==> build 97: inputs <==
Design agc_ref_correction, start of the top module:
module agc_ref_correction(
	input signed [11:0] ip_data, 
	input ip_clock,
	input ip_reset, 
	output [11:0] op_data
); 
	wire signed [11:0] get_op_gain; 
	gain_block gain_block_inst( 
		.ip_data(ip_data), 
		.ip_clock(ip_clock), 
		.ip_reset(ip_reset), 
		.op_data(get_op_gain)
	); 
	wire signed [11:0] get_op_abs; 
	abs_block abs_block_inst(
		.ip_data(get_op_gain), 
		.ip_clock(ip_clock), 
		.ip_reset(ip_reset), 
		.op_data(get_op_abs)
	); 
	wire signed [11:0] get_op_power_est; 
	power_estimation power_estimation_inst( 
		.ip_data(get_op_abs), 
		.ip_clock(ip_clock), 
		.ip_reset(ip_reset), 
		.op_data(get_op_power_est)
	); 
	wire signed [11:0] get_op_gain_error; 
	gain_error gain_error_inst( 
		.ip_data(get_op_power_est), 
		.ip_clock(ip_clock), 
		.ip_reset(ip_reset), 
		.op_data(get_op_gain_error)
	);
	wire signed [11:0] get_op_acc;  
	accumulator accumulator_inst(
		.ip_data(get_op_gain_error), 
		.ip_clock(ip_clock), 
		.ip_reset(ip_reset), 
		.op_data(get_op_acc)
	);
	wire signed [11:0] get_op_product; 
	product_block product_block_inst( 
		.ip_data(ip_data), 
		.ip_data_2(get_op_acc),
		.ip_clock(ip_clock), 
		.ip_reset(ip_reset), 
		.op_data(get_op_product)
	); 
	assign op_data = get_op_product;
endmodule 
==> flow/config.mk <==
export PLATFORM = sky130hd
export DESIGN_NAME = agc_ref_correction
export DESIGN_NICKNAME = agc_ref_correction
export VERILOG_FILES = /design/flow/design.v
export SDC_FILE = /design/flow/constraint.sdc
export NUM_CORES = 4
export LEC_CHECK = 0
export CAP_MARGIN = 15
export CELL_PAD_IN_SITES_DETAIL_PLACEMENT = 1
export CORE_MARGIN = 6
export CORE_UTILIZATION = 40
export CTS_CLUSTER_SIZE = 37
export GPL_TIMING_DRIVEN = 0
export MAX_ROUTING_LAYER = met4
export PLACE_DENSITY_LB_ADDON = 0.08
export SLEW_MARGIN = 20
==> flow/constraint.sdc <==
create_clock -name core_clock -period 10.0 [get_ports {ip_clock}]
set_input_delay 2.0000 -clock core_clock [delete_from_list [all_inputs] [get_ports {ip_clock}]]
set_output_delay 2.0000 -clock core_clock [all_outputs]
set_load 0.01 [all_outputs]
run.sh (not shown) runs the stock make flow with config.mk's settings and CLKGATE_MAP_FILE=.
==> build 41: changes against build 97 <==
ABC_AREA = 1   (was unset)
CAP_MARGIN = 20   (was 15)
CELL_PAD_IN_SITES_DETAIL_PLACEMENT = unset   (was 1)
CORE_MARGIN = 2   (was 6)
CORE_UTILIZATION = 72   (was 40)
CTS_CLUSTER_SIZE = 72   (was 37)
GPL_TIMING_DRIVEN = unset   (was 0)
MAX_ROUTING_LAYER = unset   (was met4)
PLACE_DENSITY_LB_ADDON = 0.01   (was 0.08)
SETUP_SLACK_MARGIN = 1.78   (was unset)
==> flow/constraint.sdc (replaced) <==
create_clock -name core_clock -period 7.33 [get_ports {ip_clock}]
set_input_delay 1.4660 -clock core_clock [delete_from_list [all_inputs] [get_ports {ip_clock}]]
set_output_delay 1.4660 -clock core_clock [all_outputs]
set_load 0.01 [all_outputs]
==> notes.md <==
run results: ys cells 2,200, Comb gate area 14,200 sq um, worst setup margin 1930 ps, first drt pass iteration count 4, cts bufs inserted 53, crit-path max FO 3, reg2reg start power_estimation_inst.reg_delay[0], Post-Syn Area per Cell 12.8 sq um, Slew Limit Headroom 0.517, status timing/DRC/antenna clean, Max Freq 124 MHz
[end of results for build 97]
==> notes.md <==
run results: ys cells 2,565, status timing/DRC/antenna clean, Comb gate area 15,300 sq um, reg2reg start abs_block_inst.reg_op_abs[2], worst setup margin 513 ps, Slew Limit Headroom 0.417, Post-Syn Area per Cell 11.4 sq um
[end of results for build 41]

---

==> trial 53: inputs <==
==> flow/design.v <==
module gain_block( 
	input signed [11:0] ip_data, 
	input ip_clock, 
	input ip_reset, 
	output [11:0] op_data
); 
	parameter signed [11:0] gain = 12'd1024;
	reg signed [11:0] reg_ip_data; 
	always@(posedge ip_clock or negedge ip_reset) begin 
		if(ip_reset == 1'd0) begin 
			reg_ip_data <= 12'd0;
		end else begin  
			reg_ip_data <= ip_data; 
		end 
	end 
	reg signed [11:0] reg_gain;
	wire signed [23:0] wire_gain; 
	assign wire_gain = reg_ip_data * gain;
	always@(posedge ip_clock or negedge ip_reset) begin 
		if(ip_reset == 1'd0) begin 
			reg_gain <= 12'd0;
		end else begin 
			reg_gain <= wire_gain[23:12]; 
		end 
	end 
	assign op_data = reg_gain; 
endmodule 
module abs_block( 
	input signed [11:0] ip_data,
	input ip_clock,
	input ip_reset,
	output [11:0] op_data
); 
	reg signed [11:0] reg_op_abs; 
	always@(posedge ip_clock or negedge ip_reset) begin 
		if(ip_reset == 1'd0) begin 
			reg_op_abs <= 12'd0;
		end else begin 
			if(ip_data < 12'sd0) begin 
				reg_op_abs <= -ip_data;
			end else begin 
				reg_op_abs <= ip_data; 
			end 
		end 
	end 
	assign op_data = reg_op_abs;
endmodule 
module power_estimation(
	input signed [11:0] ip_data,
	input ip_clock,
	input ip_reset,
	output [11:0] op_data
); 
	reg signed [11:0] reg_delay; 
	always@(posedge ip_clock or negedge ip_reset) begin 
		if(ip_reset == 1'd0) begin 
			reg_delay <= 12'd0;
		end else begin 
			reg_delay <= ip_data; 
		end 
	end 
	reg signed [11:0] reg_delay_2; 
	always@(posedge ip_clock or negedge ip_reset) begin 
		if(ip_reset == 1'd0) begin 
			reg_delay_2 <= 12'd0;
		end else begin 
			reg_delay_2 <= reg_delay; 
		end 
	end 
	reg signed [11:0] reg_delay_3; 
	always@(posedge ip_clock or negedge ip_reset) begin 
		if(ip_reset == 1'd0) begin 
			reg_delay_3 <= 12'd0;
		end else begin 
			reg_delay_3 <= reg_delay_2; 
		end 
	end
	reg signed [11:0] reg_delay_4; 
	always@(posedge ip_clock or negedge ip_reset) begin 
		if(ip_reset == 1'd0) begin 
			reg_delay_4 <= 12'd0;
		end else begin 
			reg_delay_4 <= reg_delay_3; 
		end 
	end
	reg signed [11:0] reg_delay_5; 
	always@(posedge ip_clock or negedge ip_reset) begin 
		if(ip_reset == 1'd0) begin 
			reg_delay_5 <= 12'd0;
		end else begin 
			reg_delay_5 <= reg_delay_4; 
		end 
	end
	reg signed [11:0] reg_delay_6; 
	always@(posedge ip_clock or negedge ip_reset) begin 
		if(ip_reset == 1'd0) begin 
			reg_delay_6 <= 12'd0;
		end else begin 
			reg_delay_6 <= reg_delay_5; 
		end 
	end
	reg signed [11:0] reg_delay_7; 
	always@(posedge ip_clock or negedge ip_reset) begin 
		if(ip_reset == 1'd0) begin 
			reg_delay_7 <= 12'd0;
		end else begin 
			reg_delay_7 <= reg_delay_6; 
		end 
	end
	reg signed [11:0] reg_delay_8; 
	always@(posedge ip_clock or negedge ip_reset) begin 
		if(ip_reset == 1'd0) begin 
			reg_delay_8 <= 12'd0;
		end else begin 
			reg_delay_8 <= reg_delay_7; 
		end 
	end
	reg signed [11:0] reg_delay_9; 
	always@(posedge ip_clock or negedge ip_reset) begin 
		if(ip_reset == 1'd0) begin 
			reg_delay_9 <= 12'd0;
		end else begin 
			reg_delay_9 <= reg_delay_8; 
		end 
	end 
	reg signed [11:0] reg_delay_10; 
	always@(posedge ip_clock or negedge ip_reset) begin 
		if(ip_reset == 1'd0) begin 
			reg_delay_10 <= 12'd0;
		end else begin 
			reg_delay_10 <= reg_delay_9; 
		end 
	end
	reg signed [11:0] reg_delay_11; 
	always@(posedge ip_clock or negedge ip_reset) begin 
		if(ip_reset == 1'd0) begin 
			reg_delay_11 <= 12'd0;
		end else begin 
			reg_delay_11 <= reg_delay_10; 
		end 
	end
	reg signed [11:0] reg_delay_12; 
	always@(posedge ip_clock or negedge ip_reset) begin 
		if(ip_reset == 1'd0) begin 
			reg_delay_12 <= 12'd0;
		end else begin 
			reg_delay_12 <= reg_delay_11; 
		end 
	end
	reg signed [11:0] reg_delay_13; 
	always@(posedge ip_clock or negedge ip_reset) begin 
		if(ip_reset == 1'd0) begin 
			reg_delay_13 <= 12'd0;
		end else begin 
			reg_delay_13 <= reg_delay_12; 
		end 
	end
	reg signed [11:0] reg_delay_14; 
	always@(posedge ip_clock or negedge ip_reset) begin 
		if(ip_reset == 1'd0) begin 
			reg_delay_14 <= 12'd0;
		end else begin 
			reg_delay_14 <= reg_delay_13; 
		end 
	end
	reg signed [11:0] reg_delay_15; 
	always@(posedge ip_clock or negedge ip_reset) begin 
		if(ip_reset == 1'd0) begin 
			reg_delay_15 <= 12'd0;
		end else begin 
			reg_delay_15 <= reg_delay_14; 
		end 
	end
	reg signed [11:0] reg_delay_16; 
	always@(posedge ip_clock or negedge ip_reset) begin 
		if(ip_reset == 1'd0) begin 
			reg_delay_16 <= 12'd0;
		end else begin 
			reg_delay_16 <= reg_delay_15; 
		end 
	end 
	reg signed [11:0] reg_delay_17; 
	always@(posedge ip_clock or negedge ip_reset) begin 
		if(ip_reset == 1'd0) begin 
			reg_delay_17 <= 12'd0;
		end else begin 
			reg_delay_17 <= reg_delay_16; 
		end 
	end 
	reg signed [11:0] reg_delay_18; 
	always@(posedge ip_clock or negedge ip_reset) begin 
		if(ip_reset == 1'd0) begin 
			reg_delay_18 <= 12'd0;
		end else begin 
			reg_delay_18 <= reg_delay_17; 
		end 
	end
	reg signed [11:0] reg_delay_19; 
	always@(posedge ip_clock or negedge ip_reset) begin 
		if(ip_reset == 1'd0) begin 
			reg_delay_19 <= 12'd0;
		end else begin 
			reg_delay_19 <= reg_delay_18; 
		end 
	end 
	reg signed [11:0] reg_delay_20; 
	always@(posedge ip_clock or negedge ip_reset) begin 
		if(ip_reset == 1'd0) begin 
			reg_delay_20 <= 12'd0;
		end else begin 
			reg_delay_20 <= reg_delay_19; 
		end 
	end 
	reg signed [11:0] reg_delay_21; 
	always@(posedge ip_clock or negedge ip_reset) begin 
		if(ip_reset == 1'd0) begin 
			reg_delay_21 <= 12'd0;
		end else begin 
			reg_delay_21 <= reg_delay_20; 
		end 
	end
	reg signed [11:0] reg_delay_22; 
	always@(posedge ip_clock or negedge ip_reset) begin 
		if(ip_reset == 1'd0) begin 
			reg_delay_22 <= 12'd0;
		end else begin 
			reg_delay_22 <= reg_delay_21; 
		end 
	end
	reg signed [11:0] reg_delay_23; 
	always@(posedge ip_clock or negedge ip_reset) begin 
		if(ip_reset == 1'd0) begin 
			reg_delay_23 <= 12'd0;
		end else begin 
			reg_delay_23 <= reg_delay_22; 
		end 
	end
	reg signed [11:0] reg_delay_24; 
	always@(posedge ip_clock or negedge ip_reset) begin 
		if(ip_reset == 1'd0) begin 
			reg_delay_24 <= 12'd0;
		end else begin 
			reg_delay_24 <= reg_delay_23; 
		end 
	end
	reg signed [11:0] reg_delay_25; 
	always@(posedge ip_clock or negedge ip_reset) begin 
		if(ip_reset == 1'd0) begin 
			reg_delay_25 <= 12'd0;
		end else begin 
			reg_delay_25 <= reg_delay_24; 
		end 
	end 
	reg signed [11:0] reg_delay_26; 
	always@(posedge ip_clock or negedge ip_reset) begin 
		if(ip_reset == 1'd0) begin 
			reg_delay_26 <= 12'd0;
		end else begin 
			reg_delay_26 <= reg_delay_25; 
		end 
	end 
	reg signed [11:0] reg_delay_27; 
	always@(posedge ip_clock or negedge ip_reset) begin 
		if(ip_reset == 1'd0) begin 
			reg_delay_27 <= 12'd0;
		end else begin 
			reg_delay_27 <= reg_delay_26; 
		end 
	end
	reg signed [11:0] reg_delay_28; 
	always@(posedge ip_clock or negedge ip_reset) begin 
		if(ip_reset == 1'd0) begin 
			reg_delay_28 <= 12'd0;
		end else begin 
			reg_delay_28 <= reg_delay_27; 
		end 
	end 
	reg signed [11:0] reg_delay_29; 
	always@(posedge ip_clock or negedge ip_reset) begin 
		if(ip_reset == 1'd0) begin 
			reg_delay_29 <= 12'd0;
		end else begin 
			reg_delay_29 <= reg_delay_28; 
		end 
	end 
	reg signed [11:0] reg_delay_30; 
	always@(posedge ip_clock or negedge ip_reset) begin 
		if(ip_reset == 1'd0) begin 
			reg_delay_30 <= 12'd0;
		end else begin 
			reg_delay_30 <= reg_delay_29; 
		end 
	end 
	reg signed [11:0] reg_delay_31; 
	always@(posedge ip_clock or negedge ip_reset) begin 
		if(ip_reset == 1'd0) begin 
			reg_delay_31 <= 12'd0;
		end else begin 
			reg_delay_31 <= reg_delay_30; 
		end 
	end 
	reg signed [11:0] reg_sum; 
	wire signed [15:0] wire_sum; 
	assign wire_sum = (ip_data + reg_delay + reg_delay_2 + reg_delay_3 + reg_delay_4 + reg_delay_5 + reg_delay_6 + reg_delay_7 + reg_delay_8 + reg_delay_9 + reg_delay_10
						 + reg_delay_11 + reg_delay_12 + reg_delay_13 + reg_delay_14 + reg_delay_15 + reg_delay_16 + reg_delay_17 + reg_delay_18 + reg_delay_19 + reg_delay_20 
						 + reg_delay_21 + reg_delay_22 + reg_delay_23 + reg_delay_24 + reg_delay_25 + reg_delay_26 + reg_delay_27 + reg_delay_28 + reg_delay_29 + reg_delay_30 + reg_delay_31);
	always@(posedge ip_clock or negedge ip_reset) begin 
		if(ip_reset == 1'd0) begin 
			reg_sum <= 12'd0;
		end else begin 
			reg_sum <= wire_sum[15:4]; 
		end 
	end 
	assign op_data = reg_sum;
endmodule 
module gain_error( 
	input signed [11:0] ip_data, 
	input ip_clock, 
	input ip_reset, 
	output [11:0] op_data
); 
	parameter signed [11:0] reference = 12'd2048; 
	wire signed [11:0] wire_error;  
	reg signed [11:0] reg_error;
	assign wire_error = reference - ip_data;
	always@(posedge ip_clock or negedge ip_reset) begin 
		if(ip_reset == 1'd0) begin 
			reg_error <= 12'd0;
		end else begin 
			reg_error <= wire_error;
		end 
	end 
	assign op_data = reg_error; 
endmodule 
module accumulator( 
	input signed [11:0] ip_data, 
	input ip_clock, 
	input ip_reset, 
	output [11:0] op_data
);  
	reg signed [15:0] reg_sum; 
	reg [4:0] reg_counter;
	always@(posedge ip_clock or negedge ip_reset) begin 
		if(ip_reset == 1'd0) begin 
			reg_sum <= 16'd0; 
			reg_counter <= 5'd0;
		end else begin 
			if(reg_counter == 5'd31) begin 
				reg_sum <= reg_sum;
			end else begin 
				reg_sum <= reg_sum + ip_data; 
			end 
			reg_counter <= reg_counter + 4'd1;
		end 
	end 
	assign op_data = reg_sum[15:4]; 
endmodule 
module product_block(
	input signed [11:0] ip_data, 
	input signed [11:0] ip_data_2,
	input ip_clock, 
	input ip_reset,
	output [11:0] op_data
); 
	reg signed [11:0] reg_product; 
	wire signed [23:0] wire_product; 
	assign wire_product = ip_data * ip_data_2;
	always@(posedge ip_clock or negedge ip_reset) begin 
		if(ip_reset == 1'd0) begin 
			reg_product <= 12'd0;
		end else begin 
			reg_product <= wire_product[23:12]; 
		end 
	end
	assign op_data = reg_product;
endmodule 
module agc_ref_correction(
	input signed [11:0] ip_data, 
	input ip_clock,
	input ip_reset, 
	output [11:0] op_data
); 
	wire signed [11:0] get_op_gain; 
	gain_block gain_block_inst( 
		.ip_data(ip_data), 
		.ip_clock(ip_clock), 
		.ip_reset(ip_reset), 
		.op_data(get_op_gain)
	); 
	wire signed [11:0] get_op_abs; 
	abs_block abs_block_inst(
		.ip_data(get_op_gain), 
		.ip_clock(ip_clock), 
		.ip_reset(ip_reset), 
		.op_data(get_op_abs)
	); 
	wire signed [11:0] get_op_power_est; 
	power_estimation power_estimation_inst( 
		.ip_data(get_op_abs), 
		.ip_clock(ip_clock), 
		.ip_reset(ip_reset), 
		.op_data(get_op_power_est)
	); 
	wire signed [11:0] get_op_gain_error; 
	gain_error gain_error_inst( 
		.ip_data(get_op_power_est), 
		.ip_clock(ip_clock), 
		.ip_reset(ip_reset), 
		.op_data(get_op_gain_error)
	);
	wire signed [11:0] get_op_acc;  
	accumulator accumulator_inst(
		.ip_data(get_op_gain_error), 
		.ip_clock(ip_clock), 
		.ip_reset(ip_reset), 
		.op_data(get_op_acc)
	);
	wire signed [11:0] get_op_product; 
	product_block product_block_inst( 
		.ip_data(ip_data), 
		.ip_data_2(get_op_acc),
		.ip_clock(ip_clock), 
		.ip_reset(ip_reset), 
		.op_data(get_op_product)
	); 
	assign op_data = get_op_product;
endmodule 
==> flow/run.sh <==
#!/bin/bash
# the make line also repeats each setting of config.mk as NAME=value (left out here)
make -C /OpenROAD-flow-scripts/flow DESIGN_CONFIG=/design/flow/config.mk WORK_HOME=/design/flow/orfs CLKGATE_MAP_FILE= finish
==> flow/config.mk <==
export PLATFORM = sky130hd
export DESIGN_NAME = agc_ref_correction
export DESIGN_NICKNAME = agc_ref_correction
export VERILOG_FILES = /design/flow/design.v
export SDC_FILE = /design/flow/constraint.sdc
export NUM_CORES = 4
export LEC_CHECK = 0
export ABC_AREA = 1
export CAP_MARGIN = 20
export CELL_PAD_IN_SITES_DETAIL_PLACEMENT = 1
export CELL_PAD_IN_SITES_GLOBAL_PLACEMENT = 1
export CORE_ASPECT_RATIO = 1.31
export CORE_MARGIN = 2
export CORE_UTILIZATION = 25
export CTS_CLUSTER_SIZE = 62
export MAX_ROUTING_LAYER = met4
export MIN_ROUTING_LAYER = met2
export PLACE_DENSITY_LB_ADDON = 0.27
export SETUP_SLACK_MARGIN = 2.04
export SLEW_MARGIN = 20
export TNS_END_PERCENT = 10
==> flow/constraint.sdc <==
create_clock -name core_clock -period 9.01 [get_ports {ip_clock}]
set_input_delay 1.8020 -clock core_clock [delete_from_list [all_inputs] [get_ports {ip_clock}]]
set_output_delay 1.8020 -clock core_clock [all_outputs]
set_load 0.01 [all_outputs]
==> build 33: changes against trial 53 <==
- ABC_AREA: 1 -> default
- CELL_PAD_IN_SITES_DETAIL_PLACEMENT: 1 -> default
- CELL_PAD_IN_SITES_GLOBAL_PLACEMENT: 1 -> default
- CORE_ASPECT_RATIO: 1.31 -> default
- CORE_UTILIZATION: 25 -> 50
- CTS_CLUSTER_SIZE: 62 -> 43
- MAX_ROUTING_LAYER: met4 -> default
- MIN_ROUTING_LAYER: met2 -> default
- PLACE_DENSITY_LB_ADDON: 0.27 -> default
- SETUP_SLACK_MARGIN: 2.04 -> 0.07
- TNS_END_PERCENT: 10 -> default
==> flow/constraint.sdc (replaced) <==
create_clock -name core_clock -period 5.28 [get_ports {ip_clock}]
set_input_delay 1.0560 -clock core_clock [delete_from_list [all_inputs] [get_ports {ip_clock}]]
set_output_delay 1.0560 -clock core_clock [all_outputs]
set_load 0.01 [all_outputs]
==> build 55: changes against trial 53 <==
- ABC_AREA: 1 -> default
- CELL_PAD_IN_SITES_DETAIL_PLACEMENT: 1 -> default
- CELL_PAD_IN_SITES_GLOBAL_PLACEMENT: 1 -> default
- CORE_ASPECT_RATIO: 1.31 -> default
- CORE_UTILIZATION: 25 -> 40
- CTS_CLUSTER_SIZE: 62 -> default
- MAX_ROUTING_LAYER: met4 -> default
- MIN_ROUTING_LAYER: met2 -> default
- PLACE_DENSITY: default -> 0.6
- PLACE_DENSITY_LB_ADDON: 0.27 -> default
- SETUP_SLACK_MARGIN: 2.04 -> default
- TNS_END_PERCENT: 10 -> default
==> flow/constraint.sdc (replaced) <==
create_clock -name core_clock -period 7.98 [get_ports {ip_clock}]
set_input_delay 1.5960 -clock core_clock [delete_from_list [all_inputs] [get_ports {ip_clock}]]
set_output_delay 1.5960 -clock core_clock [all_outputs]
set_load 0.01 [all_outputs]
==> comparison table <==
|  | build 33 | build 55 | trial 53 |
|---|---|---|---|
| Outcome | complete, but fails checks | finished clean | finished clean |
| Layout check failures | negative setup slack | - | - |
| Total iterations of the first detailed-routing run | 4 | 4 | 5 |
| Most utilized layer in the global route result | met2 | met2 | met3 |
| Count of buffers added by post-CTS timing repair for setup | 18 | 0 | 1 |
| Post-route minimum period | 7260 ps | 7530 ps | 6790 ps |
| # placed instances | 3,156 | 3,146 | 4,089 |
| Number of distinct library cells after synthesis | 58 | 58 | 40 |
| Layout Skew | 42.0 ps | 20.5 ps | 81.4 ps |
| Arrival time worst endpoint | 7730 ps | 8000 ps | 7300 ps |
| Area taken by multi-input logic gates | 14,700 um2 | 14,200 um2 | 15,100 um2 |
| Detailed-route via count | 15,015 | 14,393 | 22,156 |
| Count of instances resized after the clock tree is built | 114 | 0 | 7 |
| Data required time of the worst path | 5750 ps | 8450 ps | 9520 ps |
| Number of buffers added by the clock tree synthesis step | 51 | 52 | 54 |
| Final non-clock buffer share | 6.22% | 1.19% | 1.04% |
| Worst slack at placement | -2160 ps | 436 ps | 1880 ps |
| Later-pin clock latency in the skew report | 620 ps | 600 ps | 670 ps |
| Non-clock inverter instance count of the final layout | 624 | 624 | 753 |
| Global-route wire length before repair | 88,500 um | 89,700 um | 109,000 um |
| DP Wirelength | 37,900 um | 38,200 um | 48,300 um |
| Standard-cell row count | 87 | 97 | 143 |
| Final critical-path share of the clock period | 138% | 94.4% | 75.4% |
| Measured slew at the worst slew-check pin | 1050 ps | 873 ps | 1000 ps |
